### design.v
`timescale 1ns / 1ps
module digits(
    input clk,
    input reset,
	input [2:0] state,
    input [5:0] seconds, minutes,
    input [4:0] hours,
    output reg [3:0] ones,
    output reg [3:0] tens,
    output reg [3:0] hundreds,
    output reg [3:0] thousands
    );
    always @(posedge clk or posedge reset)
    begin
        if (reset) begin
            ones <= 0;
            tens <= 0;
            hundreds <= 0;
            thousands <= 0;
        end 
        else begin
			if(state==0 || state==1 || state==4) begin
				ones <= minutes % 10;
				tens <= minutes / 10;
				hundreds <= hours % 10;
				thousands <= hours / 10;
			end
			else if(state==2 || state==3) begin
				ones <= seconds % 10;
				tens <= seconds / 10;
				hundreds <= minutes % 10;
				thousands <= minutes / 10;
			end
        end
    end
endmodule
`timescale 1ns / 1ps
module seven_seg(
    input clk_100MHz,
    input por,
    input reset,
    input [2:0] state,
    input start_stop,
    input inc,
    input tm_state,
	input sw_state,
	input alarm_state,
	input [31:0] scount,
    input [1:0] edit_place,
    input [3:0] ones,
    input [3:0] tens,
    input [3:0] hundreds,
    input [3:0] thousands,
    output reg [0:6] seg,       
    output reg [3:0] digit     
    );
    parameter ZERO  = 7'b000_0001;  
    parameter ONE   = 7'b100_1111;  
    parameter TWO   = 7'b001_0010;  
    parameter THREE = 7'b000_0110;  
    parameter FOUR  = 7'b100_1100;  
    parameter FIVE  = 7'b010_0100; 
    parameter SIX   = 7'b010_0000;  
    parameter SEVEN = 7'b000_1111;
    parameter EIGHT = 7'b000_0000;  
    parameter NINE  = 7'b000_0100;  
    reg [1:0] digit_select;      
    reg [16:0] digit_timer;      
     reg sclk;
     integer count;
     always @(posedge clk_100MHz) begin
          if(por) begin
              count<=0;
              sclk<=0;
          end
          else if(count==24) begin 
              count<=0;
              sclk<=~sclk;
          end 
          else count<=count+1;
     end
    always @(posedge clk_100MHz or posedge reset) begin
        if(reset) begin
            digit_select <= 0;
            digit_timer <= 0; 
        end
        else if(por) begin
            digit_select <= 0;
            digit_timer <= 0;
        end
        else                                         
            if(digit_timer == 3 ) begin 
                digit_timer <= 0;                    
                digit_select <=  digit_select + 1;
            end
            else
                digit_timer <=  digit_timer + 1;
    end
    always @(digit_select) begin
        case(digit_select) 
            2'b00 : digit = 4'b1110;  
            2'b01 : digit = 4'b1101;  
            2'b10 : digit = 4'b1011;  
            2'b11 : digit = 4'b0111;  
        endcase
    end
    always @* begin
        seg = 7'b111_1111;
        case(digit_select)
            2'b00 : begin 
						if(state==0 && alarm_state==1 && start_stop && scount>1) begin  
                            if(sclk==1'b0) begin
                                seg=7'b111_1111;
                            end
                            else begin
                                case(ones)
                                    4'b0000 : seg = ZERO;
                                    4'b0001 : seg = ONE;
                                    4'b0010 : seg = TWO;
                                    4'b0011 : seg = THREE;
                                    4'b0100 : seg = FOUR;
                                    4'b0101 : seg = FIVE;
                                    4'b0110 : seg = SIX;
                                    4'b0111 : seg = SEVEN;
                                    4'b1000 : seg = EIGHT;
                                    4'b1001 : seg = NINE;
                                endcase
                            end
                        end
						else if(state==0 && inc && scount>14) begin  
                            if(sclk==1'b0) begin
                                seg=7'b111_1111;
                            end
                            else begin
                                case(ones)
                                    4'b0000 : seg = ZERO;
                                    4'b0001 : seg = ONE;
                                    4'b0010 : seg = TWO;
                                    4'b0011 : seg = THREE;
                                    4'b0100 : seg = FOUR;
                                    4'b0101 : seg = FIVE;
                                    4'b0110 : seg = SIX;
                                    4'b0111 : seg = SEVEN;
                                    4'b1000 : seg = EIGHT;
                                    4'b1001 : seg = NINE;
                                endcase
                            end
                        end
                        else if(state==1  && edit_place==0) begin
                            if(sclk==1'b0) begin
                                seg=7'b111_1111;
                            end
                            else begin
                                case(ones)
                                    4'b0000 : seg = ZERO;
                                    4'b0001 : seg = ONE;
                                    4'b0010 : seg = TWO;
                                    4'b0011 : seg = THREE;
                                    4'b0100 : seg = FOUR;
                                    4'b0101 : seg = FIVE;
                                    4'b0110 : seg = SIX;
                                    4'b0111 : seg = SEVEN;
                                    4'b1000 : seg = EIGHT;
                                    4'b1001 : seg = NINE;
                                endcase
                            end
                        end
                        else if(state==1  && edit_place==2) begin
                            if(sclk==1'b0) begin
                                seg=7'b111_1111;
                            end
                            else begin
                                case(ones)
                                    4'b0000 : seg = ZERO;
                                    4'b0001 : seg = ONE;
                                    4'b0010 : seg = TWO;
                                    4'b0011 : seg = THREE;
                                    4'b0100 : seg = FOUR;
                                    4'b0101 : seg = FIVE;
                                    4'b0110 : seg = SIX;
                                    4'b0111 : seg = SEVEN;
                                    4'b1000 : seg = EIGHT;
                                    4'b1001 : seg = NINE;
                                endcase
                            end
                        end
                        else if(state==2 && tm_state==0 &&  edit_place==0) begin
                            if(sclk==1'b0) begin
                                seg=7'b111_1111;
                            end
                            else begin
                                case(ones)
                                    4'b0000 : seg = ZERO;
                                    4'b0001 : seg = ONE;
                                    4'b0010 : seg = TWO;
                                    4'b0011 : seg = THREE;
                                    4'b0100 : seg = FOUR;
                                    4'b0101 : seg = FIVE;
                                    4'b0110 : seg = SIX;
                                    4'b0111 : seg = SEVEN;
                                    4'b1000 : seg = EIGHT;
                                    4'b1001 : seg = NINE;
                                endcase
                            end
                        end
						else if(state==3 && sw_state==0) begin
                            if(sclk==1'b0) begin
                                seg=7'b111_1111;
                            end
                            else begin
                                case(ones)
                                    4'b0000 : seg = ZERO;
                                    4'b0001 : seg = ONE;
                                    4'b0010 : seg = TWO;
                                    4'b0011 : seg = THREE;
                                    4'b0100 : seg = FOUR;
                                    4'b0101 : seg = FIVE;
                                    4'b0110 : seg = SIX;
                                    4'b0111 : seg = SEVEN;
                                    4'b1000 : seg = EIGHT;
                                    4'b1001 : seg = NINE;
                                endcase
                            end
                        end
						else if(state==4 && alarm_state==0 &&  edit_place==0) begin
                            if(sclk==1'b0) begin
                                seg=7'b111_1111;
                            end
                            else begin
                                case(ones)
                                    4'b0000 : seg = ZERO;
                                    4'b0001 : seg = ONE;
                                    4'b0010 : seg = TWO;
                                    4'b0011 : seg = THREE;
                                    4'b0100 : seg = FOUR;
                                    4'b0101 : seg = FIVE;
                                    4'b0110 : seg = SIX;
                                    4'b0111 : seg = SEVEN;
                                    4'b1000 : seg = EIGHT;
                                    4'b1001 : seg = NINE;
                                endcase
                            end
                        end
                        else begin
                            case(ones)
                                4'b0000 : seg = ZERO;
                                4'b0001 : seg = ONE;
                                4'b0010 : seg = TWO;
                                4'b0011 : seg = THREE;
                                4'b0100 : seg = FOUR;
                                4'b0101 : seg = FIVE;
                                4'b0110 : seg = SIX;
                                4'b0111 : seg = SEVEN;
                                4'b1000 : seg = EIGHT;
                                4'b1001 : seg = NINE;
                            endcase
                        end
            end               
            2'b01 : begin      
						if(state==0 && alarm_state==1 && start_stop && scount>1) begin
                            if(sclk==1'b0) begin
                                seg=7'b111_1111;
                            end
                            else begin
                                case(tens)
                                    4'b0000 : seg = ZERO;
                                    4'b0001 : seg = ONE;
                                    4'b0010 : seg = TWO;
                                    4'b0011 : seg = THREE;
                                    4'b0100 : seg = FOUR;
                                    4'b0101 : seg = FIVE;
                                    4'b0110 : seg = SIX;
                                    4'b0111 : seg = SEVEN;
                                    4'b1000 : seg = EIGHT;
                                    4'b1001 : seg = NINE;
                                endcase
                            end
                        end
						else if(state==0 && inc && scount>14) begin  
                            if(sclk==1'b0) begin
                                seg=7'b111_1111;
                            end
                            else begin
                                case(tens)
                                    4'b0000 : seg = ZERO;
                                    4'b0001 : seg = ONE;
                                    4'b0010 : seg = TWO;
                                    4'b0011 : seg = THREE;
                                    4'b0100 : seg = FOUR;
                                    4'b0101 : seg = FIVE;
                                    4'b0110 : seg = SIX;
                                    4'b0111 : seg = SEVEN;
                                    4'b1000 : seg = EIGHT;
                                    4'b1001 : seg = NINE;
                                endcase
                            end
                        end
                        else if(state==1 && edit_place==0) begin
                            if(sclk==1'b0) begin
                                seg=7'b111_1111;
                            end
                            else begin
                                case(tens)
                                    4'b0000 : seg = ZERO;
                                    4'b0001 : seg = ONE;
                                    4'b0010 : seg = TWO;
                                    4'b0011 : seg = THREE;
                                    4'b0100 : seg = FOUR;
                                    4'b0101 : seg = FIVE;
                                    4'b0110 : seg = SIX;
                                    4'b0111 : seg = SEVEN;
                                    4'b1000 : seg = EIGHT;
                                    4'b1001 : seg = NINE;
                                endcase
                            end
                        end
                        else if(state==1  && edit_place==2) begin
                            if(sclk==1'b0) begin
                                seg=7'b111_1111;
                            end
                            else begin
                                case(tens)
                                    4'b0000 : seg = ZERO;
                                    4'b0001 : seg = ONE;
                                    4'b0010 : seg = TWO;
                                    4'b0011 : seg = THREE;
                                    4'b0100 : seg = FOUR;
                                    4'b0101 : seg = FIVE;
                                    4'b0110 : seg = SIX;
                                    4'b0111 : seg = SEVEN;
                                    4'b1000 : seg = EIGHT;
                                    4'b1001 : seg = NINE;
                                endcase
                            end
                        end
                        else if(state==2 && tm_state==0 && edit_place==0) begin
                            if(sclk==1'b0) begin
                                seg=7'b111_1111;
                            end
                            else begin
                                case(tens)
                                    4'b0000 : seg = ZERO;
                                    4'b0001 : seg = ONE;
                                    4'b0010 : seg = TWO;
                                    4'b0011 : seg = THREE;
                                    4'b0100 : seg = FOUR;
                                    4'b0101 : seg = FIVE;
                                    4'b0110 : seg = SIX;
                                    4'b0111 : seg = SEVEN;
                                    4'b1000 : seg = EIGHT;
                                    4'b1001 : seg = NINE;
                                endcase
                            end
                        end
						else if(state==3 && sw_state==0) begin
                            if(sclk==1'b0) begin
                                seg=7'b111_1111;
                            end
                            else begin
                                case(tens)
                                    4'b0000 : seg = ZERO;
                                    4'b0001 : seg = ONE;
                                    4'b0010 : seg = TWO;
                                    4'b0011 : seg = THREE;
                                    4'b0100 : seg = FOUR;
                                    4'b0101 : seg = FIVE;
                                    4'b0110 : seg = SIX;
                                    4'b0111 : seg = SEVEN;
                                    4'b1000 : seg = EIGHT;
                                    4'b1001 : seg = NINE;
                                endcase
                            end
                        end
						else if(state==4 && alarm_state==0 &&  edit_place==0) begin
                            if(sclk==1'b0) begin
                                seg=7'b111_1111;
                            end
                            else begin
                                case(tens)
                                    4'b0000 : seg = ZERO;
                                    4'b0001 : seg = ONE;
                                    4'b0010 : seg = TWO;
                                    4'b0011 : seg = THREE;
                                    4'b0100 : seg = FOUR;
                                    4'b0101 : seg = FIVE;
                                    4'b0110 : seg = SIX;
                                    4'b0111 : seg = SEVEN;
                                    4'b1000 : seg = EIGHT;
                                    4'b1001 : seg = NINE;
                                endcase
                            end
                        end
                        else begin
                            case(tens)
                                4'b0000 : seg = ZERO;
                                4'b0001 : seg = ONE;
                                4'b0010 : seg = TWO;
                                4'b0011 : seg = THREE;
                                4'b0100 : seg = FOUR;
                                4'b0101 : seg = FIVE;
                                4'b0110 : seg = SIX;
                                4'b0111 : seg = SEVEN;
                                4'b1000 : seg = EIGHT;
                                4'b1001 : seg = NINE;
                            endcase
                        end
                    end
            2'b10 : begin   
						if(state==0 && alarm_state==1 && start_stop && scount>1) begin  
                            if(sclk==1'b0) begin
                                seg=7'b111_1111;
                            end
                            else begin
                                case(hundreds)
                                    4'b0000 : seg = ZERO;
                                    4'b0001 : seg = ONE;
                                    4'b0010 : seg = TWO;
                                    4'b0011 : seg = THREE;
                                    4'b0100 : seg = FOUR;
                                    4'b0101 : seg = FIVE;
                                    4'b0110 : seg = SIX;
                                    4'b0111 : seg = SEVEN;
                                    4'b1000 : seg = EIGHT;
                                    4'b1001 : seg = NINE;
                                endcase
                            end
                        end
						else if(state==0 && inc && scount>14) begin  
                            if(sclk==1'b0) begin
                                seg=7'b111_1111;
                            end
                            else begin
                                case(hundreds)
                                    4'b0000 : seg = ZERO;
                                    4'b0001 : seg = ONE;
                                    4'b0010 : seg = TWO;
                                    4'b0011 : seg = THREE;
                                    4'b0100 : seg = FOUR;
                                    4'b0101 : seg = FIVE;
                                    4'b0110 : seg = SIX;
                                    4'b0111 : seg = SEVEN;
                                    4'b1000 : seg = EIGHT;
                                    4'b1001 : seg = NINE;
                                endcase
                            end
                        end
                        else if(state==1  && edit_place==1) begin
                            if(sclk==1'b0) begin
                                seg=7'b111_1111;
                            end
                            else begin
                                case(hundreds)
                                    4'b0000 : seg = ZERO;
                                    4'b0001 : seg = ONE;
                                    4'b0010 : seg = TWO;
                                    4'b0011 : seg = THREE;
                                    4'b0100 : seg = FOUR;
                                    4'b0101 : seg = FIVE;
                                    4'b0110 : seg = SIX;
                                    4'b0111 : seg = SEVEN;
                                    4'b1000 : seg = EIGHT;
                                    4'b1001 : seg = NINE;
                                endcase
                            end
                        end
                        else if(state==1  && edit_place==3) begin
                            if(sclk==1'b0) begin
                                seg=7'b111_1111;
                            end
                            else begin
                                case(hundreds)
                                    4'b0000 : seg = ZERO;
                                    4'b0001 : seg = ONE;
                                    4'b0010 : seg = TWO;
                                    4'b0011 : seg = THREE;
                                    4'b0100 : seg = FOUR;
                                    4'b0101 : seg = FIVE;
                                    4'b0110 : seg = SIX;
                                    4'b0111 : seg = SEVEN;
                                    4'b1000 : seg = EIGHT;
                                    4'b1001 : seg = NINE;
                                endcase
                            end
                        end
                        else if(state==2 && tm_state==0 && edit_place==1) begin
                            if(sclk==1'b0) begin
                                seg=7'b111_1111;
                            end
                            else begin
                                case(hundreds)
                                    4'b0000 : seg = ZERO;
                                    4'b0001 : seg = ONE;
                                    4'b0010 : seg = TWO;
                                    4'b0011 : seg = THREE;
                                    4'b0100 : seg = FOUR;
                                    4'b0101 : seg = FIVE;
                                    4'b0110 : seg = SIX;
                                    4'b0111 : seg = SEVEN;
                                    4'b1000 : seg = EIGHT;
                                    4'b1001 : seg = NINE;
                                endcase
                            end
                        end
						else if(state==3 && sw_state==0) begin
                            if(sclk==1'b0) begin
                                seg=7'b111_1111;
                            end
                            else begin
                                case(hundreds)
                                    4'b0000 : seg = ZERO;
                                    4'b0001 : seg = ONE;
                                    4'b0010 : seg = TWO;
                                    4'b0011 : seg = THREE;
                                    4'b0100 : seg = FOUR;
                                    4'b0101 : seg = FIVE;
                                    4'b0110 : seg = SIX;
                                    4'b0111 : seg = SEVEN;
                                    4'b1000 : seg = EIGHT;
                                    4'b1001 : seg = NINE;
                                endcase
                            end
                        end
						else if(state==4 && alarm_state==0 && edit_place==1) begin
                            if(sclk==1'b0) begin
                                seg=7'b111_1111;
                            end
                            else begin
                                case(hundreds)
                                    4'b0000 : seg = ZERO;
                                    4'b0001 : seg = ONE;
                                    4'b0010 : seg = TWO;
                                    4'b0011 : seg = THREE;
                                    4'b0100 : seg = FOUR;
                                    4'b0101 : seg = FIVE;
                                    4'b0110 : seg = SIX;
                                    4'b0111 : seg = SEVEN;
                                    4'b1000 : seg = EIGHT;
                                    4'b1001 : seg = NINE;
                                endcase
                            end
                        end
                        else begin
                            case(hundreds)
                                4'b0000 : seg = ZERO;
                                4'b0001 : seg = ONE;
                                4'b0010 : seg = TWO;
                                4'b0011 : seg = THREE;
                                4'b0100 : seg = FOUR;
                                4'b0101 : seg = FIVE;
                                4'b0110 : seg = SIX;
                                4'b0111 : seg = SEVEN;
                                4'b1000 : seg = EIGHT;
                                4'b1001 : seg = NINE;
                            endcase
                        end
                    end
            2'b11 : begin     
						if(state==0 && alarm_state==1 && start_stop && scount>1) begin  
                            if(sclk==1'b0) begin
                                seg=7'b111_1111;
                            end
                            else begin
                                case(thousands)
                                    4'b0000 : seg = ZERO;
                                    4'b0001 : seg = ONE;
                                    4'b0010 : seg = TWO;
                                    4'b0011 : seg = THREE;
                                    4'b0100 : seg = FOUR;
                                    4'b0101 : seg = FIVE;
                                    4'b0110 : seg = SIX;
                                    4'b0111 : seg = SEVEN;
                                    4'b1000 : seg = EIGHT;
                                    4'b1001 : seg = NINE;
                                endcase
                            end
                        end
						else if(state==0 && inc && scount>14) begin  
                            if(sclk==1'b0) begin
                                seg=7'b111_1111;
                            end
                            else begin
                                case(thousands)
                                    4'b0000 : seg = ZERO;
                                    4'b0001 : seg = ONE;
                                    4'b0010 : seg = TWO;
                                    4'b0011 : seg = THREE;
                                    4'b0100 : seg = FOUR;
                                    4'b0101 : seg = FIVE;
                                    4'b0110 : seg = SIX;
                                    4'b0111 : seg = SEVEN;
                                    4'b1000 : seg = EIGHT;
                                    4'b1001 : seg = NINE;
                                endcase
                            end
                        end
                        else if(state==1  && edit_place==1) begin
                            if(sclk==1'b0) begin
                                seg=7'b111_1111;
                            end
                            else begin
                                case(thousands)
                                    4'b0000 : seg = ZERO;
                                    4'b0001 : seg = ONE;
                                    4'b0010 : seg = TWO;
                                    4'b0011 : seg = THREE;
                                    4'b0100 : seg = FOUR;
                                    4'b0101 : seg = FIVE;
                                    4'b0110 : seg = SIX;
                                    4'b0111 : seg = SEVEN;
                                    4'b1000 : seg = EIGHT;
                                    4'b1001 : seg = NINE;
                                endcase
                            end
                        end
                        else if(state==1  && edit_place==3) begin
                            if(sclk==1'b0) begin
                                seg=7'b111_1111;
                            end
                            else begin
                                case(thousands)
                                    4'b0000 : seg = ZERO;
                                    4'b0001 : seg = ONE;
                                    4'b0010 : seg = TWO;
                                    4'b0011 : seg = THREE;
                                    4'b0100 : seg = FOUR;
                                    4'b0101 : seg = FIVE;
                                    4'b0110 : seg = SIX;
                                    4'b0111 : seg = SEVEN;
                                    4'b1000 : seg = EIGHT;
                                    4'b1001 : seg = NINE;
                                endcase
                            end
                        end
                        else if(state==2 && tm_state==0 && edit_place==1) begin
                            if(sclk==1'b0) begin
                                seg=7'b111_1111;
                            end
                            else begin
                                case(thousands)
                                    4'b0000 : seg = ZERO;
                                    4'b0001 : seg = ONE;
                                    4'b0010 : seg = TWO;
                                    4'b0011 : seg = THREE;
                                    4'b0100 : seg = FOUR;
                                    4'b0101 : seg = FIVE;
                                    4'b0110 : seg = SIX;
                                    4'b0111 : seg = SEVEN;
                                    4'b1000 : seg = EIGHT;
                                    4'b1001 : seg = NINE;
                                endcase
                            end
                        end
						else if(state==3 && sw_state==0) begin
                            if(sclk==1'b0) begin
                                seg=7'b111_1111;
                            end
                            else begin
                                case(thousands)
                                    4'b0000 : seg = ZERO;
                                    4'b0001 : seg = ONE;
                                    4'b0010 : seg = TWO;
                                    4'b0011 : seg = THREE;
                                    4'b0100 : seg = FOUR;
                                    4'b0101 : seg = FIVE;
                                    4'b0110 : seg = SIX;
                                    4'b0111 : seg = SEVEN;
                                    4'b1000 : seg = EIGHT;
                                    4'b1001 : seg = NINE;
                                endcase
                            end
                        end
						else if(state==4 && alarm_state==0 && edit_place==1) begin
                            if(sclk==1'b0) begin
                                seg=7'b111_1111;
                            end
                            else begin
                                case(thousands)
                                    4'b0000 : seg = ZERO;
                                    4'b0001 : seg = ONE;
                                    4'b0010 : seg = TWO;
                                    4'b0011 : seg = THREE;
                                    4'b0100 : seg = FOUR;
                                    4'b0101 : seg = FIVE;
                                    4'b0110 : seg = SIX;
                                    4'b0111 : seg = SEVEN;
                                    4'b1000 : seg = EIGHT;
                                    4'b1001 : seg = NINE;
                                endcase
                            end
                        end
                        else begin
                            case(thousands)
                                4'b0000 : seg = ZERO;
                                4'b0001 : seg = ONE;
                                4'b0010 : seg = TWO;
                                4'b0011 : seg = THREE;
                                4'b0100 : seg = FOUR;
                                4'b0101 : seg = FIVE;
                                4'b0110 : seg = SIX;
                                4'b0111 : seg = SEVEN;
                                4'b1000 : seg = EIGHT;
                                4'b1001 : seg = NINE;
                            endcase
                        end
                    end
        endcase
    end
endmodule
module top(input clk, por, reset, start_stop, mode, edit_shift, inc, output reg buzzer, output [0:6] seg,output [3:0] digit,output reg [4:0] mode_value);
reg [1:0] edit_place;
reg [5:0] seconds,minutes;
reg [4:0] hours;
reg [5:0] seconds_temp,minutes_temp;
reg [4:0] hours_temp;
reg [5:0] al_minutes;
reg [4:0] al_hours;
reg [4:0] day_temp;
reg [3:0] month_temp;
wire [3:0] ones,tens,hundreds,thousands;
parameter clock = 0;
parameter edit =1;
parameter timer =2; 
parameter stop_watch=3;
parameter alarm=4;
parameter tm_stop=0;
parameter tm_start=1;
parameter sw_stop=0;
parameter sw_start=1;
parameter alarm_off=0;
parameter alarm_on=1;
reg tm_state, tm_nstate;
reg sw_state, sw_nstate;
reg alarm_state, alarm_nstate;
reg [2:0] state, nstate;   
reg trigger;
reg sclk;
integer count;
reg[31:0] scount;
reg[31:0] a_count;
digits digits_1(clk,reset,state,seconds,minutes,hours,ones,tens,hundreds,thousands);
seven_seg seven_seg_1(clk,por,reset,state,start_stop,inc,tm_state,sw_state,alarm_state,scount,edit_place,ones,tens,hundreds,thousands,seg,digit);
 always @(posedge clk) begin
     if(por) begin
         count<=0;
         sclk<=0;
     end
     else if(count==49) begin 
         count<=0;
         sclk<=~sclk;
     end 
     else count<=count+1;
 end
 always @(posedge clk) begin
  if(por) begin
	seconds_temp<=0;
	minutes_temp<=0;
	hours_temp<=0;
	buzzer<=0;
	a_count<=0;
  end
  else begin
	if(state==edit) begin
		if(edit_place==0 || edit_place==1) begin
			if (reset==1 && scount==16) begin
				hours_temp<=hours;
				minutes_temp<=minutes;
				seconds_temp<=seconds;
			end
			else if (inc==1 && scount==16) begin
				hours_temp<=hours;
				minutes_temp<=minutes;
			end
		end
	end
	if(sclk==1'b1 && count==0) begin  
		seconds_temp<=seconds_temp + 1; 
		if(seconds_temp==59) begin 
			seconds_temp<=0;  
			minutes_temp<=minutes_temp + 1;
			if(minutes_temp==59) begin 
				minutes_temp<=0; 
				hours_temp<=hours_temp + 1; 
			   if(hours_temp==23) begin  
					hours_temp<=0; 
				end 
			end
		end     
	end
	if(hours_temp==al_hours && minutes_temp==al_minutes && alarm_state==alarm_on) begin
		if(seconds_temp==0)
			buzzer<=1;
		else if(start_stop && buzzer==1) begin
			if(a_count<15)
				a_count<=a_count + 1;
			else if(start_stop && a_count==15) begin
				buzzer<=0;
				a_count<=a_count + 1;
			end
			else
				a_count<=a_count + 1;		
		end
		else
			a_count<=0;
	end
	else begin
		a_count<=0;
		buzzer<=0;
	end
  end
 end
always @(posedge clk) begin
    if(por)
        mode_value<=5'b10000;
    else if(state==clock)
        mode_value<=5'b10000;
    else if(state==edit)
        mode_value<=5'b01000;
    else if(state==timer)
        mode_value<=5'b00100;
    else if(state==stop_watch)
        mode_value<=5'b00010;
	else if(state==alarm)
        mode_value<=5'b00001;
end
always@(posedge clk) begin
  if(por) begin
	day_temp<=1;
	month_temp<=1;
  end
  else begin
	if(state==edit) begin
		if(edit_place==2 || edit_place==3) begin
			if (reset==1 && scount==16) begin
				day_temp<=hours;
				month_temp<=minutes;
			end
			else if (inc==1 && scount==16) begin
				day_temp<=hours;
				month_temp<=minutes;
			end
		end
	end
	if(seconds_temp==59 && minutes_temp==59 && hours_temp==23 && sclk==1 && count==49) begin
		day_temp<=day_temp + 1;
		if(month_temp==2 && day_temp==28) begin
			day_temp<=1;
			month_temp<=month_temp + 1;
		end
		else if(day_temp== (30+(month_temp & 1)^(month_temp>7))) begin 
			day_temp<=1;
			month_temp<=month_temp + 1;
			if(month_temp==12) 
				month_temp<=1;
		end
	end
  end
end
always @(posedge(clk)) begin
  if(por) begin
	edit_place<=0;
	seconds<=0;
	minutes<=0;
	hours<=0;
	al_minutes<=0;
	al_hours<=0;
	tm_state<=tm_stop;
	tm_nstate<=tm_stop;
	sw_state<=sw_stop;
	sw_nstate<=sw_stop;
	alarm_state<=alarm_off;
	alarm_nstate<=alarm_off;
	state<=clock;
	nstate<=clock;
	trigger<=0;
	scount<=0;
  end
  else
	case(state)
	clock: begin
		if(mode) begin
            if(scount<15)  
                scount<=scount+1;
            else begin
                if(mode && scount==15) begin  
					nstate<=edit;
					trigger<=1; 
                    scount<=scount+1;
                end
                else begin
					nstate<=nstate;
                    scount<=scount+1;
                end
            end
        end
		else if(alarm_state==alarm_on && start_stop) begin
			if(scount<15)
					scount<=scount + 1;
				else begin
					hours<=al_hours;
					minutes<=al_minutes;
				end
		end
		else if(inc) begin 
			if(scount<15)
				scount<=scount + 1;
			else begin
				hours<=day_temp;
				minutes<=month_temp;
			end
		end
		else begin
		    scount<=0;
			state<=nstate;
			hours<=hours_temp;
			minutes<=minutes_temp;
			seconds<=seconds_temp;
			alarm_state<=alarm_nstate;
		end
	end
	edit: begin
		if(trigger) begin
			edit_place<=0;
			trigger<=0;
		end
		if(reset) begin 
			if(scount<15)  
				scount<=scount+1;
			else begin
				if(reset && scount==15) begin  
					if(edit_place==0 || edit_place==1) begin
						seconds<=0;
						minutes<=0;
						hours<=0;
					end
					else begin
						hours<=1;
						minutes<=1;
					end
					scount<=scount+1;
				end
				else begin
					scount<=scount+1;
				end
			end
		end
		else if(mode) begin
			if(scount<15)  
				scount<=scount+1;
			else begin
				if(mode && scount==15) begin  
					nstate<=timer;
					scount<=scount+1;
				end
				else begin
					nstate<=nstate;
					scount<=scount+1;
					trigger<=1;
				end
			end
		end
		else if(edit_shift) begin
			if(scount<15)  
				scount<=scount+1;
			else begin
				if(edit_shift && scount==15) begin  
					scount<=scount+1;
					if(edit_place<3)
						edit_place<=edit_place + 1;
					else
						edit_place<=0;
				end
				else begin
					scount<=scount+1;
					edit_place<=edit_place;
				end
			end
		end
		else if(inc) begin
			if(scount<15)  
				scount<=scount+1;
			else begin
				if(inc && scount==15) begin  
					if(edit_place==0) begin  
						if(minutes<59)
							minutes<=minutes+1;
						else
							minutes<=0;
					end
					else if(edit_place==1) begin  
						if(hours<23)
							hours<=hours+1;
						else
							hours<=0;
					end 
					else if(edit_place==2) begin  
						if(minutes<12)
							minutes<=minutes + 1;
						else
							minutes<=1;
					end
					else if(edit_place==3) begin  
						if(minutes==2) begin
							if(hours<28)
								hours<=hours + 1;
							else
								hours<=1;
						end
						else begin
							if(hours < (30+(month_temp & 1)^(month_temp>7)))
								hours<=hours + 1;
							else
								hours<=1;
						end
					end
					scount<=scount+1;
				end
				else begin
					scount<=scount+1;
				end
			end
		end
		else begin
			if(edit_place==0 || edit_place==1) begin
				if(minutes!=minutes_temp || hours!=hours_temp) begin
					minutes<=minutes_temp;
					hours<=hours_temp;
				end
			end
			else begin
				if(minutes!=month_temp || hours!=day_temp) begin
					minutes<=month_temp;
					hours<=day_temp;
				end
			end
			scount<=0;
			if (nstate==timer)
				trigger<=1;
			state<=nstate;
		end
	  end
	timer: begin
		if(trigger) begin
			edit_place<=0;
			minutes<=0;
			seconds<=0;
			trigger<=0;
		end
		case(tm_state)
			tm_stop: begin
				if(reset == 1'b1) begin 
					if(scount<15)  
						scount<=scount+1;
					else begin
						if(reset && scount==15) begin  
							seconds<=0;
							minutes<=0;
							scount<=scount+1;
						end
						else begin
							seconds<=seconds;
							minutes<=minutes;
							scount<=scount+1;
						end
					end
				end
				else if(mode) begin
					if(scount<15)  
						scount<=scount+1;
					else begin
						if(mode && scount==15) begin   
							nstate<=stop_watch;
							trigger<=1;
							scount<=scount+1;
						end
						else begin
							nstate<=nstate;
							scount<=scount+1;
						end
					end
				end
				else if(inc) begin
					if(scount<15)  
						scount<=scount+1;
					else begin
						if(inc && scount==15) begin  
							if(edit_place==1) begin
								if(minutes<60)
									minutes<=minutes+1;
								else
									minutes<=0;
							end 
							else begin
								if(seconds<59)
									seconds<=seconds+1;
								else
									seconds<=0;
							end
							scount<=scount+1;
						end
						else begin
							scount<=scount+1;
							minutes<=minutes;
							seconds<=seconds;
						end
					end
				end
				else if(edit_shift) begin
					if(scount<15)  
						scount<=scount+1;
					else begin
						if(edit_shift && scount==15) begin  
							scount<=scount+1;
							if(edit_place<1)
								edit_place<=edit_place + 1;
							else
								edit_place<=0;
						end
						else begin
							edit_place<=edit_place;
							scount<=scount+1;
						end
					end
				end
				else if(start_stop) begin
					if(scount<15)  
						scount<=scount+1;
					else begin
						if(start_stop && scount==15) begin  
							tm_nstate<=tm_start;
							scount<=scount+1;
						end
						else begin
							tm_nstate<=tm_nstate;
							scount<=scount+1;
						end
					end
				end
				else begin
					scount<=0;
					if (nstate==stop_watch)
						trigger<=1;
					state<=nstate;
					tm_state<=tm_nstate;
				end
			end
			tm_start: begin
				if(start_stop) begin
					if(scount<15)  
						scount<=scount+1;
					else begin
						if(start_stop && scount==15) begin  
							tm_nstate<=tm_stop;
							scount<=scount+1;
						end
						else begin
							tm_nstate<=tm_nstate;
							scount<=scount+1;
						end
					end
				end
				else begin
					scount<=0;
					tm_state<=tm_nstate;
					if(sclk==1'b1 && count==0 && tm_nstate==tm_start) begin  
						if(minutes>0) begin
							if(seconds>0) 
								seconds<=seconds-1;
							else begin
								minutes<=minutes-1;
								seconds<=6'd59;
							end
						end
						else begin
							if(seconds==0) begin
							    tm_nstate<=tm_stop;
								seconds<=seconds;
								minutes<=minutes;
							end
							else
								seconds<=seconds-1;
						end		
					end
				end
			end
			default: begin
				tm_state<=tm_stop;
				seconds<=seconds;
				minutes<=minutes;
			end
		endcase
		end
		stop_watch: begin
			if(trigger) begin
				edit_place<=0;
				minutes<=0;
				seconds<=0;
				trigger<=0;
			end
			case(sw_state)
			sw_stop: begin
				if(reset == 1'b1) begin 
					if(scount<15)  
						scount<=scount+1;
					else begin
						if(reset && scount==15) begin  
							seconds<=0;
							minutes<=0;
							scount<=scount+1;
						end
						else begin
							seconds<=seconds;
							minutes<=minutes;
							scount<=scount+1;
						end
					end
				end
				else if(mode) begin
					if(scount<15)  
						scount<=scount+1;
					else begin
						if(mode && scount==15) begin   
							nstate<=alarm;
							scount<=scount+1;
						end
						else begin
							nstate<=nstate;
							scount<=scount+1;
							trigger<=1;
						end
					end
				end
				else if(start_stop) begin
					if(scount<15)  
						scount<=scount+1;
					else begin
						if(start_stop && scount==15) begin  
							sw_nstate<=sw_start;
							scount<=scount+1;
						end
						else begin
							sw_nstate<=sw_nstate;
							scount<=scount+1;
						end
					end
				end
				else begin
					scount<=0;
					if (nstate==alarm)
						trigger<=1;
					state<=nstate;
					sw_state<=sw_nstate;
				end
			end
			sw_start: begin
				if(start_stop) begin
					if(scount<15)  
						scount<=scount+1;
					else begin
						if(start_stop && scount==15) begin  
							sw_nstate<=sw_stop;
							scount<=scount+1;
						end
						else begin
							sw_nstate<=sw_nstate;
							scount<=scount+1;
						end
					end
				end
				else begin
					scount<=0;
					sw_state<=sw_nstate;
					if(sclk==1'b1 && count==0 && sw_nstate==sw_start) begin  
						if(minutes<59) begin
							if(seconds<59) 
								seconds<=seconds+1;
							else begin
								minutes<=minutes+1;
								seconds<=6'd00;
							end
						end
						else begin
							if(seconds==6'd59) begin
							    sw_nstate<=sw_stop;
								seconds<=seconds;
								minutes<=minutes;
							end
							else
								seconds<=seconds+1;
						end		
					end
				end
			end
			default: begin
				sw_state<=sw_stop;
				seconds<=seconds;
				minutes<=minutes;
			end
			endcase
		end
		alarm: begin
			if(trigger) begin
				edit_place<=0;
				minutes<=al_minutes;
				hours  <=al_hours;
				trigger<=0;
			end
			case(alarm_state)
				alarm_off: begin
					if(mode) begin
						if(scount<15)  
							scount<=scount+1;
						else begin
							if(mode && scount==15) begin   
								nstate<=clock;
								scount<=scount+1;
							end
							else begin
								nstate<=nstate;
								scount<=scount+1;
							end
						end
					end
					else if(start_stop) begin
						if(scount<15)  
							scount<=scount+1;
						else begin
							if(start_stop && scount==15) begin  
								alarm_nstate<=alarm_on;
								scount<=scount+1;
							end
							else begin
								alarm_nstate<=alarm_nstate;
								scount<=scount+1;
							end
						end
					end
					else if(inc) begin
						if(scount<15)  
							scount<=scount+1;
						else begin
							if(inc && scount==15) begin  
								if(edit_place==1) begin
									if(hours<23)
										hours<=hours+1;
									else
										hours<=0;
								end 
								else if(edit_place==0) begin
									if(minutes<59)
										minutes<=minutes+1;
									else
										minutes<=0;
								end
								scount<=scount+1;
							end
							else begin
								scount<=scount+1;
							end
						end
					end
					else if(edit_shift) begin
						if(scount<15)  
							scount<=scount+1;
						else begin
							if(edit_shift && scount==15) begin  
								scount<=scount+1;
								if(edit_place<1)
									edit_place<=edit_place + 1;
								else
									edit_place<=0;
							end
							else begin
								edit_place<=edit_place;
								scount<=scount+1;
							end
						end
					end
					else begin
						scount<=0;
						al_minutes<=minutes;
						al_hours<=hours;
						state<=nstate;
						alarm_state<=alarm_nstate;
					end
				end
				alarm_on: begin
					if(mode) begin
						if(scount<15)  
							scount<=scount+1;
						else begin
							if(mode && scount==15) begin   
								nstate<=clock;
								scount<=scount+1;
							end
							else begin
								nstate<=nstate;
								scount<=scount+1;
							end
						end
					end
					else if(start_stop) begin
						if(scount<15)  
							scount<=scount+1;
						else begin
							if(start_stop && scount==15) begin  
								alarm_nstate<=alarm_off;
								scount<=scount+1;
							end
							else begin
								alarm_nstate<=alarm_nstate;
								scount<=scount+1;
							end
						end
					end
					else begin
						scount<=0;
						state<=nstate;
						alarm_state<=alarm_nstate;
					end
				end
			endcase
		end
		default: begin
			state<=clock;
			seconds<=seconds;
			minutes<=minutes;
			hours<=hours;
		end
	endcase
end
endmodule
### config.mk
export PLATFORM = sky130hd
export DESIGN_NAME = top
export DESIGN_NICKNAME = top
export VERILOG_FILES = /design/flow/design.v
export SDC_FILE = /design/flow/constraint.sdc
export NUM_CORES = 4
export LEC_CHECK = 0
export CAP_MARGIN = 15
export CORE_MARGIN = 2
export CORE_UTILIZATION = 72
export CTS_CLUSTER_DIAMETER = 27
export CTS_CLUSTER_SIZE = 36
export MAX_ROUTING_LAYER = met4
export SETUP_SLACK_MARGIN = 0.51
export SLEW_MARGIN = 20
### constraint.sdc
create_clock -name core_clock -period 4.21 [get_ports {clk}]
set_input_delay 0.8420 -clock core_clock [delete_from_list [all_inputs] [get_ports {clk}]]
set_output_delay 0.8420 -clock core_clock [all_outputs]
set_load 0.01 [all_outputs]
### run.sh
#!/bin/bash
# the make line also repeats each setting of config.mk as NAME=value (left out here)
make -C /OpenROAD-flow-scripts/flow DESIGN_CONFIG=/design/flow/config.mk WORK_HOME=/design/flow/orfs CLKGATE_MAP_FILE= finish
==> metrics.txt, run 1 <==
# HELP chip_impl_metric Implementation results
# TYPE chip_impl_metric gauge
chip_impl_metric{name="yosysTopAreaCellShare",unit=""} 0.237
chip_impl_metric{name="final.setup.worst_slack",unit="ns"} 0.436
chip_impl_metric{name="r2r.worst_path.cells",unit=""} 16
chip_impl_metric{name="num_vias",unit=""} 20100
chip_impl_metric{name="nNetsFinal",unit=""} 2440
chip_impl_info{name="yosys-dominant-comb-family",value="simple AND/OR/NAND/NOR gates"} 1
chip_impl_metric{name="gp_congestion",unit=""} 1.09
chip_impl_metric{name="number_of_antenna_violations_at_the_first_check_in_global_routing",unit=""} 1
chip_impl_metric{name="path_clk_slew",unit="ns"} 0.05
chip_impl_metric{name="clock.latency.late_pin",unit="ns"} 0.59
chip_impl_metric{name="edf_count",unit=""} 0
chip_impl_metric{name="drt-total-wl",unit="um"} 63500
chip_impl_metric{name="pwr-share-comb",unit=""} 0.086
chip_impl_info{name="hold-path-endpoint",value="mode_value[1]"} 1
chip_impl_info{name="worst_r2r_startpoint",value="state[1]"} 1
chip_impl_metric{name="yosysSeqAreaShare",unit=""} 0.284
chip_impl_metric{name="yosysUniqueCellTypes",unit=""} 93
chip_impl_metric{name="syn_nets",unit=""} 2433
chip_impl_metric{name="comb_cell_power",unit="W"} 0.000663
chip_impl_info{name="critPathKind",value="register to register"} 1
chip_impl_metric{name="die_height",unit="um"} 159
chip_impl_metric{name="log.warning_count",unit=""} 72
chip_impl_metric{name="clock-sinks",unit=""} 238
chip_impl_metric{name="dpl_worst_slack",unit="ns"} 0.0507
chip_impl_metric{name="syn-instance-count",unit=""} 2360
chip_impl_metric{name="ys_sh_mux",unit=""} 0.0324
chip_impl_info{name="power_top_consumer",value="the clock network"} 1
chip_impl_metric{name="power-per-cell-area",unit="mW/mm^2"} 382
chip_impl_metric{name="clock_power_frac",unit=""} 0.611
chip_impl_info{name="crit_path_cell_trace",value="buf_8 > a21oi_1 > buf_4 > nand2_1 > nand2_1 > inv_1 > ha_1 > inv_1 > ha_1 > o311a_1 > or3_4 > and3_1 > or4_1 > o21a_1 > o21ai_0 > o221a_2"} 1
chip_impl_metric{name="finalCritPeriodShare",unit=""} 0.896
chip_impl_info{name="crit_path_start",value="state[1]"} 1
chip_impl_info{name="worst_path_dominant_cell_family",value="simple AND/OR/NAND/NOR gates"} 1
chip_impl_info{name="worstSetupEndpoint",value="digits_1.hundreds[3]"} 1
chip_impl_metric{name="yosys_warn_count",unit=""} 3
chip_impl_info{name="top_cells_by_count",value="nor2_1 (341), dfxtp_1 (205), nand2_1 (203)"} 1
chip_impl_info{name="worst_min_path_class",value="register to register"} 1
chip_impl_metric{name="adder_share",unit=""} 0.0482
chip_impl_info{name="clock-root-buffer",value="clkbuf_16"} 1
chip_impl_metric{name="fin_tns_setup",unit="ns"} 0
chip_impl_metric{name="detailedRoute.firstPassIterationCount",unit=""} 10
chip_impl_metric{name="worstPathMaxFanout",unit=""} 25
chip_impl_metric{name="worst_slew_pin_slew",unit="ns"} 1.18
chip_impl_metric{name="drt_first_iter_violations",unit=""} 4269
chip_impl_metric{name="pin_count",unit=""} 24
chip_impl_metric{name="grt_max_degree",unit=""} 55
chip_impl_metric{name="placement.io_buffers",unit=""} 23
chip_impl_metric{name="via_count_of_the_first_global_routing_pass",unit=""} 19200
chip_impl_metric{name="synth_flop_count",unit=""} 238
chip_impl_metric{name="setup_viol",unit=""} 0
chip_impl_metric{name="critical_path.n_buffers_inverters",unit=""} 4
chip_impl_metric{name="synth.yosys.chip_area",unit="mm^2"} 0.0173
chip_impl_metric{name="cts.path.max_buffers",unit=""} 3
chip_impl_info{name="synth_area_leader_cell",value="dfxtp_1"} 1
chip_impl_metric{name="critical_path_cell_count",unit=""} 16
chip_impl_metric{name="timing.hold.worst_path_depth",unit=""} 2
chip_impl_info{name="yosys.cell_count.top_type",value="nor2_1"} 1
chip_impl_metric{name="post-route-drc-count",unit=""} 0
chip_impl_metric{name="design_area",unit="mm^2"} 0.0203
chip_impl_metric{name="yosys-stat-cells",unit=""} 2360
chip_impl_metric{name="detailed_place.area",unit="mm^2"} 0.0179
chip_impl_metric{name="share_seq_of_total_power",unit=""} 0.303
chip_impl_metric{name="mappedNetlistArea",unit="mm^2"} 0.0173
chip_impl_metric{name="dp_hpwl",unit="um"} 40500
chip_impl_metric{name="post_synth_and_or_nand_nor_area_fraction",unit=""} 0.300
chip_impl_metric{name="skew",unit="ns"} 0.0253
chip_impl_info{name="r2r_end",value="digits_1.hundreds[3]"} 1
chip_impl_metric{name="ys_sh_aoi",unit=""} 0.209
chip_impl_metric{name="timing.critical_path.required",unit="ns"} 4.72
chip_impl_metric{name="route.antenna.remaining_nets",unit=""} 0
chip_impl_metric{name="xor_area_frac",unit=""} 0.0717
chip_impl_info{name="cts_tree",value="built"} 1
chip_impl_metric{name="cts.htree.levels",unit=""} 2
chip_impl_metric{name="floorplanUtilization",unit=""} 0.737
chip_impl_metric{name="detail_route.wl_per_cell",unit="um"} 23.2
chip_impl_info{name="rsz0062_at_grt",value="yes"} 1
chip_impl_metric{name="internal-power",unit="W"} 0.00571
chip_impl_metric{name="grt_first_pass_wirelength",unit="um"} 100000
chip_impl_metric{name="power.ir.vdd_worst",unit="mV"} 0.332
chip_impl_metric{name="max-cap-violations",unit=""} 0
chip_impl_metric{name="p_clk",unit="W"} 0.00472
chip_impl_metric{name="max_freq",unit="MHz"} 265
chip_impl_metric{name="switching_share",unit=""} 0.262
chip_impl_metric{name="power.leakage",unit="nW"} 7.91
chip_impl_metric{name="cts-buffers-inserted",unit=""} 57
chip_impl_metric{name="cpPeakStageDelay",unit="ns"} 0.45
chip_impl_info{name="synth_top_flop_cell",value="dfxtp_1"} 1
chip_impl_metric{name="synth.avg_cell_area",unit="um^2"} 7.35
chip_impl_info{name="cp_slowest_cell",value="or3_4"} 1
chip_impl_metric{name="crit_path_dat",unit="ns"} 4.28
chip_impl_metric{name="maxSlewViolCount",unit=""} 0
chip_impl_metric{name="netSwitchingPower",unit="W"} 0.00203
chip_impl_metric{name="hold_viol",unit=""} 0
chip_impl_metric{name="gr-usage-all-layers",unit=""} 0.495
chip_impl_metric{name="cts_hold_repair.buffers",unit=""} 0
chip_impl_metric{name="sequentialPower",unit="W"} 0.00235
chip_impl_metric{name="num_rows",unit=""} 56
chip_impl_metric{name="timing.slew.headroom",unit=""} 0.204
chip_impl_metric{name="grt-ovfl-total",unit=""} 0
chip_impl_metric{name="standard_cell_core_area",unit="mm^2"} 0.0235
chip_impl_metric{name="die_width",unit="um"} 159
chip_impl_metric{name="min_period",unit="ns"} 3.77
chip_impl_info{name="run_status",value="no timing/DRC/antenna violations"} 1
chip_impl_metric{name="ff2ff_setup_slack",unit="ns"} 0.44
chip_impl_metric{name="power",unit="W"} 0.00773
chip_impl_metric{name="area_growth",unit="%"} 16.8
chip_impl_metric{name="chipArea",unit="mm^2"} 0.0253
chip_impl_info{name="synth.area.top_cells",value="dfxtp_1 (24%), nor2_1 (7.4%), a21oi_1 (5.0%)"} 1
chip_impl_info{name="worstHoldStart",value="mode_value[1]"} 1
chip_impl_metric{name="route.detailed.vias_per_inst",unit=""} 7.35
chip_impl_info{name="critical_path.endpoint_type",value="register"} 1
chip_impl_metric{name="stdcell_count",unit=""} 2735
chip_impl_metric{name="async_reset_ff_frac",unit=""} 0.139
chip_impl_info{name="timing.critical_path.from_type",value="register"} 1
chip_impl_metric{name="place_inst",unit=""} 2615
## per-layer routing
| metal | vias to the layer above | GRT usage | routed length (um) |
|---|---|---|---|
| met2 | 1833 | 0.749 | 27100 |
| met4 | 0 | 0.327 | 5380 |
| met1 | 9058 | 0.586 | 22500 |
| li1 | 8561 | - | - |
| met3 | 637 | 0.123 | 8490 |
| met5 | - | - | 0 |
## layout make-up
type / instances / area [um^2]
antenna: 1 / 2.50
clock buffer: 70 / 1550
clock inverter: 37 / 517
fill: 1338 / 3280
inverter: 81 / 304
multi-input combinational: 1878 / 11700
sequential: 238 / 4960
tap: 319 / 399
timing repair buffer: 111 / 856
## per-stage QoR
| stage | util | hold slack, ns |
|---|---|---|
| after floorplan | - | 0.430 |
| after global placement | 0.760 | 0.442 |
| after detailed placement | 0.760 | 0.455 |
| after CTS | 0.856 | 0.463 |
| after global routing | 0.860 | 0.493 |
| final | 0.860 | 0.460 |
## timing repair
item | in CTS | in global routing
endpoints found under the setup margin | 15 | 18
setup buffers | 7 | 4
resized | 65 | 29
cloned | 1 | 0
pin swaps | 13 | 12
==> run 2, diff against run 1 <==
- ABC_AREA: default -> 1
- CAP_MARGIN: 15 -> 20
- CELL_PAD_IN_SITES_GLOBAL_PLACEMENT: default -> 1
- CORE_ASPECT_RATIO: default -> 0.64
- CORE_MARGIN: 2 -> 6
- CORE_UTILIZATION: 72 -> 23
- CTS_CLUSTER_DIAMETER: 27 -> 260
- CTS_CLUSTER_SIZE: 36 -> default
- GPL_ROUTABILITY_DRIVEN: default -> 0
- GPL_TIMING_DRIVEN: default -> 0
- HOLD_SLACK_MARGIN: default -> 0.06
- MIN_ROUTING_LAYER: default -> met2
- SETUP_SLACK_MARGIN: 0.51 -> 0.02
- SLEW_MARGIN: 20 -> 40
- clock period: 4.21 -> 7.73 ns (I/O delays scaled with it)
==> run 2 against run 1 <==
Net effect: die size rose to 3.5 times the previous value; area after synthesis increased by 7.1%; the flow now stops in 5_1_grt; synthesized cell count rose by 28%.
==> metrics.txt, run 2 <==
# HELP chip_impl_metric Physical implementation figures
# TYPE chip_impl_metric gauge
chip_impl_info{name="run_status",value="did not finish"} 1
chip_impl_info{name="failed_stage",value="5_1_grt"} 1
chip_impl_info{name="stop_error",value="[ERROR GRT-0116] Global routing finished with congestion. Check the congestion regions in the DRC Viewer."} 1
chip_impl_metric{name="adder_share",unit=""} 0.0445
chip_impl_metric{name="xor_area_frac",unit=""} 0.0447
chip_impl_metric{name="die_width",unit="um"} 367
chip_impl_metric{name="edf_count",unit=""} 0
chip_impl_metric{name="die_height",unit="um"} 239
chip_impl_metric{name="yosysSeqAreaShare",unit=""} 0.266
chip_impl_info{name="synth_area_leader_cell",value="dfxtp_1"} 1
chip_impl_metric{name="dpl_worst_slack",unit="ns"} 1.33
chip_impl_info{name="clock-root-buffer",value="clkbuf_16"} 1
chip_impl_metric{name="post_synth_and_or_nand_nor_area_fraction",unit=""} 0.353
chip_impl_metric{name="synth.avg_cell_area",unit="um^2"} 6.15
chip_impl_info{name="synth_top_flop_cell",value="dfxtp_1"} 1
chip_impl_metric{name="clock-sinks",unit=""} 238
chip_impl_metric{name="yosysTopAreaCellShare",unit=""} 0.221
chip_impl_metric{name="mappedNetlistArea",unit="mm^2"} 0.0186
chip_impl_metric{name="cts-buffers-inserted",unit=""} 30
chip_impl_metric{name="grt-ovfl-total",unit=""} 13
chip_impl_info{name="top_cells_by_count",value="nand2_1 (719), inv_1 (384), nor2_1 (297)"} 1
chip_impl_metric{name="synth_flop_count",unit=""} 238
chip_impl_metric{name="yosys_warn_count",unit=""} 3
chip_impl_info{name="yosys-dominant-comb-family",value="simple AND/OR/NAND/NOR gates"} 1
chip_impl_metric{name="dp_hpwl",unit="um"} 62500
chip_impl_metric{name="ys_sh_aoi",unit=""} 0.186
chip_impl_metric{name="gr-usage-all-layers",unit=""} 0.377
chip_impl_info{name="synth.area.top_cells",value="dfxtp_1 (22%), nand2_1 (15%), inv_1 (7.8%)"} 1
chip_impl_metric{name="async_reset_ff_frac",unit=""} 0.139
chip_impl_metric{name="num_rows",unit=""} 82
chip_impl_metric{name="cts.path.max_buffers",unit=""} 3
chip_impl_metric{name="cts.htree.levels",unit=""} 1
chip_impl_info{name="yosys.cell_count.top_type",value="nand2_1"} 1
chip_impl_metric{name="placement.io_buffers",unit=""} 20
chip_impl_metric{name="standard_cell_core_area",unit="mm^2"} 0.0791
chip_impl_metric{name="ys_sh_mux",unit=""} 0
chip_impl_metric{name="syn_nets",unit=""} 3093
chip_impl_metric{name="postCtsSetupBuffers",unit=""} 0
chip_impl_metric{name="post_cts.resized_instances",unit=""} 0
chip_impl_metric{name="floorplanUtilization",unit=""} 0.235
chip_impl_metric{name="synth.yosys.chip_area",unit="mm^2"} 0.0186
chip_impl_metric{name="pin_count",unit=""} 24
chip_impl_metric{name="chipArea",unit="mm^2"} 0.0879
chip_impl_metric{name="syn-instance-count",unit=""} 3020
chip_impl_metric{name="cts_hold_repair.buffers",unit=""} 0
chip_impl_metric{name="yosysUniqueCellTypes",unit=""} 62
chip_impl_metric{name="yosys-stat-cells",unit=""} 3020
run 2: layer usage:
metal	track usage	overflow
met4	0.164	0
met3	0.501	13
met1	-	-
met2	0.387	0
met5	-	-
run 2: stage by stage:
stage,utilization,instance area (um^2),cells
after global placement,0.254,20100,4090
after CTS,0.267,21100,4145
after floorplan,-,18600,3020
after detailed placement,0.255,20200,4092
==> run 3, diff against run 2 <==
- ABC_AREA: 1 -> default
- CAP_MARGIN: 20 -> 40
- CELL_PAD_IN_SITES_GLOBAL_PLACEMENT: 1 -> default
- CORE_ASPECT_RATIO: 0.64 -> 1.71
- CORE_MARGIN: 6 -> 2
- CORE_UTILIZATION: 23 -> 51
- CTS_CLUSTER_DIAMETER: 260 -> 198
- CTS_CLUSTER_SIZE: default -> 15
- GPL_ROUTABILITY_DRIVEN: 0 -> default
- GPL_TIMING_DRIVEN: 0 -> default
- HOLD_SLACK_MARGIN: 0.06 -> -0.08
- MAX_ROUTING_LAYER: met4 -> default
- MIN_ROUTING_LAYER: met2 -> default
- PLACE_DENSITY: default -> 0.91
- SETUP_SLACK_MARGIN: 0.02 -> default
- SLEW_MARGIN: 40 -> 20
- TNS_END_PERCENT: default -> 30
- clock period: 7.73 -> 10.0 ns (I/O delays scaled with it)
==> run 3 against run 2 <==
Net effect: now clean on timing, DRC and antenna; area after synthesis is 6.6% lower; synthesized cell count is 22% lower; die size is 60% lower.
==> metrics.txt, run 3 <==
# HELP chip_impl_metric Implementation results
# TYPE chip_impl_metric gauge
chip_impl_metric{name="post-route-drc-count",unit=""} 0
chip_impl_metric{name="drt-total-wl",unit="um"} 62300
chip_impl_metric{name="gp_congestion",unit=""} 1.06
chip_impl_info{name="crit_path_cell_trace",value="clkdlybuf4s50_1 > buf_4 > nand2_1 > nand2b_1 > a31oi_1 > a21oi_1 > o21ai_0 > a41oi_1 > clkdlybuf4s50_1"} 1
chip_impl_info{name="crit_path_start",value="start_stop"} 1
chip_impl_metric{name="dpl_worst_slack",unit="ns"} 2.65
chip_impl_metric{name="detailedRoute.firstPassIterationCount",unit=""} 10
chip_impl_metric{name="power",unit="W"} 0.00198
chip_impl_metric{name="ys_sh_aoi",unit=""} 0.209
chip_impl_info{name="synth_top_flop_cell",value="dfxtp_1"} 1
chip_impl_info{name="worstHoldStart",value="mode_value[1]"} 1
chip_impl_metric{name="async_reset_ff_frac",unit=""} 0.139
chip_impl_metric{name="worstPathMaxFanout",unit=""} 26
chip_impl_metric{name="clock_power_frac",unit=""} 0.363
chip_impl_metric{name="switching_share",unit=""} 0.291
chip_impl_info{name="hold-path-endpoint",value="mode_value[1]"} 1
chip_impl_metric{name="netSwitchingPower",unit="W"} 0.000577
chip_impl_metric{name="power.leakage",unit="nW"} 6.92
chip_impl_metric{name="yosys-stat-cells",unit=""} 2360
chip_impl_metric{name="clock-sinks",unit=""} 238
chip_impl_metric{name="maxSlewViolCount",unit=""} 0
chip_impl_metric{name="filler_cell_count",unit=""} 3068
chip_impl_metric{name="adder_share",unit=""} 0.0482
chip_impl_info{name="rsz0062_at_grt",value="no"} 1
chip_impl_info{name="worst_min_path_class",value="register to register"} 1
chip_impl_metric{name="postCtsSetupBuffers",unit=""} 0
chip_impl_info{name="r2r_end",value="digits_1.ones[2]"} 1
chip_impl_metric{name="worst_slew_pin_slew",unit="ns"} 0.844
chip_impl_metric{name="power-per-cell-area",unit="mW/mm^2"} 108
chip_impl_metric{name="die_height",unit="um"} 245
chip_impl_metric{name="grt_first_pass_wirelength",unit="um"} 98000
chip_impl_info{name="critical-path-top-cell-by-count",value="clkdlybuf4s50_1"} 1
chip_impl_metric{name="pwr-share-comb",unit=""} 0.141
chip_impl_metric{name="power.ir.vdd_worst",unit="mV"} 0.0924
chip_impl_metric{name="syn-instance-count",unit=""} 2360
chip_impl_metric{name="yosys_warn_count",unit=""} 3
chip_impl_metric{name="sequentialPower",unit="W"} 0.000984
chip_impl_metric{name="worst_hold_slack",unit="ns"} 0.465
chip_impl_info{name="critical_path.endpoint_type",value="primary output"} 1
chip_impl_info{name="yosys-dominant-comb-family",value="simple AND/OR/NAND/NOR gates"} 1
chip_impl_metric{name="cpPeakStageDelay",unit="ns"} 0.68
chip_impl_info{name="run_status",value="no timing/DRC/antenna violations"} 1
chip_impl_info{name="worst_path_dominant_cell_family",value="AND-OR/OR-AND gates"} 1
chip_impl_metric{name="timing.hold.worst_path_depth",unit=""} 2
chip_impl_metric{name="cts.path.max_buffers",unit=""} 3
chip_impl_metric{name="detail_route.wl_per_cell",unit="um"} 22.7
chip_impl_metric{name="finalCritPeriodShare",unit=""} 0.744
chip_impl_metric{name="r2r.worst_path.cells",unit=""} 13
chip_impl_info{name="synth_area_leader_cell",value="dfxtp_1"} 1
chip_impl_metric{name="min_period",unit="ns"} 7.44
chip_impl_metric{name="cts-buffers-inserted",unit=""} 19
chip_impl_info{name="power_top_consumer",value="registers"} 1
chip_impl_metric{name="share_seq_of_total_power",unit=""} 0.496
chip_impl_metric{name="synth.avg_cell_area",unit="um^2"} 7.35
chip_impl_metric{name="synth.yosys.chip_area",unit="mm^2"} 0.0173
chip_impl_metric{name="grt-ovfl-total",unit=""} 0
chip_impl_metric{name="pin_count",unit=""} 24
chip_impl_info{name="worst_r2r_startpoint",value="state[2]"} 1
chip_impl_metric{name="route.antenna.remaining_nets",unit=""} 0
chip_impl_info{name="timing.critical_path.from_type",value="input port"} 1
chip_impl_metric{name="crit_path_dat",unit="ns"} 5.44
chip_impl_metric{name="yosysTopAreaCellShare",unit=""} 0.237
chip_impl_metric{name="timing.slew.headroom",unit=""} 0.430
chip_impl_metric{name="edf_count",unit=""} 0
chip_impl_metric{name="area_growth",unit="%"} 6.11
chip_impl_metric{name="cts.htree.levels",unit=""} 1
chip_impl_metric{name="drt_first_iter_violations",unit=""} 2309
chip_impl_metric{name="nNetsFinal",unit=""} 2367
chip_impl_metric{name="area.combinational",unit="mm^2"} 0.0115
chip_impl_info{name="worstSetupEndpoint",value="seg[5]"} 1
chip_impl_metric{name="num_rows",unit=""} 88
chip_impl_info{name="yosys.cell_count.top_type",value="nor2_1"} 1
chip_impl_metric{name="timing.critical_path.required",unit="ns"} 8.00
chip_impl_info{name="synth.area.top_cells",value="dfxtp_1 (24%), nor2_1 (7.4%), a21oi_1 (5.0%)"} 1
chip_impl_metric{name="max_freq",unit="MHz"} 134
chip_impl_metric{name="skew",unit="ns"} 0.0320
chip_impl_metric{name="num_vias",unit=""} 18400
chip_impl_metric{name="cts_hold_repair.buffers",unit=""} 0
chip_impl_metric{name="fin_tns_setup",unit="ns"} 0
chip_impl_metric{name="ff2ff_setup_slack",unit="ns"} 5.63
chip_impl_metric{name="setup_viol",unit=""} 0
chip_impl_metric{name="yosysUniqueCellTypes",unit=""} 93
chip_impl_metric{name="route.detailed.vias_per_inst",unit=""} 6.68
chip_impl_metric{name="chipArea",unit="mm^2"} 0.0355
chip_impl_metric{name="comb_cell_power",unit="W"} 0.000279
chip_impl_metric{name="internal-power",unit="W"} 0.00141
chip_impl_metric{name="post_cts.resized_instances",unit=""} 0
chip_impl_metric{name="final.setup.worst_slack",unit="ns"} 2.56
chip_impl_metric{name="syn_nets",unit=""} 2433
chip_impl_metric{name="seq_area",unit="mm^2"} 0.00493
chip_impl_metric{name="critical_path_cell_count",unit=""} 9
chip_impl_metric{name="log.warning_count",unit=""} 68
chip_impl_metric{name="placement.io_buffers",unit=""} 23
chip_impl_metric{name="grt_max_degree",unit=""} 70
chip_impl_metric{name="gr-usage-all-layers",unit=""} 0.347
chip_impl_metric{name="post_synth_and_or_nand_nor_area_fraction",unit=""} 0.300
chip_impl_metric{name="clock.latency.late_pin",unit="ns"} 0.56
chip_impl_metric{name="yosysSeqAreaShare",unit=""} 0.284
chip_impl_metric{name="xor_area_frac",unit=""} 0.0717
chip_impl_metric{name="via_count_of_the_first_global_routing_pass",unit=""} 18100
chip_impl_metric{name="dp_hpwl",unit="um"} 43800
chip_impl_metric{name="synth_flop_count",unit=""} 238
chip_impl_info{name="cts_tree",value="built"} 1
chip_impl_metric{name="critical_path.n_buffers_inverters",unit=""} 3
chip_impl_metric{name="p_clk",unit="W"} 0.000721
chip_impl_info{name="cp_slowest_cell",value="a21oi_1"} 1
chip_impl_metric{name="die_width",unit="um"} 145
chip_impl_metric{name="antenna_cells_inserted",unit=""} 0
chip_impl_metric{name="mappedNetlistArea",unit="mm^2"} 0.0173
chip_impl_info{name="clock-root-buffer",value="clkbuf_16"} 1
chip_impl_metric{name="ys_sh_mux",unit=""} 0.0324
chip_impl_metric{name="hold_viol",unit=""} 0
chip_impl_info{name="top_cells_by_count",value="nor2_1 (341), dfxtp_1 (205), nand2_1 (203)"} 1
chip_impl_metric{name="number_of_antenna_violations_at_the_first_check_in_global_routing",unit=""} 0
chip_impl_metric{name="max-cap-violations",unit=""} 0
chip_impl_metric{name="standard_cell_core_area",unit="mm^2"} 0.0336
chip_impl_metric{name="path_clk_slew",unit="ns"} 0.07
chip_impl_info{name="critPathKind",value="input port to primary output"} 1
chip_impl_metric{name="floorplanUtilization",unit=""} 0.516
## run 3: layout make-up
cell class / count / area share
inverter: 81 / 0.0165
multi-input combinational: 1878 / 0.624
sequential: 238 / 0.268
tap: 450 / 0.0306
clock buffer: 24 / 0.0274
timing repair buffer: 76 / 0.0339
## run 3: stage by stage
step	util	cells	cell area, um^2
5_1_grt	0.548	2747	18400
4_1_cts	0.545	2737	18300
2_1_floorplan	-	2360	17300
3_3_place_gp	0.529	2705	17800
6_report	0.548	2747	18400
3_5_place_dp	0.530	2713	17800
## run 3: layer usage
| layer | track usage | part of all wire | up-vias |
|---|---|---|---|
| li1 | - | - | 8352 |
| met1 | 0.360 | 0.34 | 8475 |
| met2 | 0.587 | 0.47 | 1077 |
| met3 | 0.0881 | 0.089 | 449 |
| met4 | 0.295 | 0.10 | 0 |
| met5 | 0 | 0 | - |
Power is estimated from default activity; no workload was simulated.
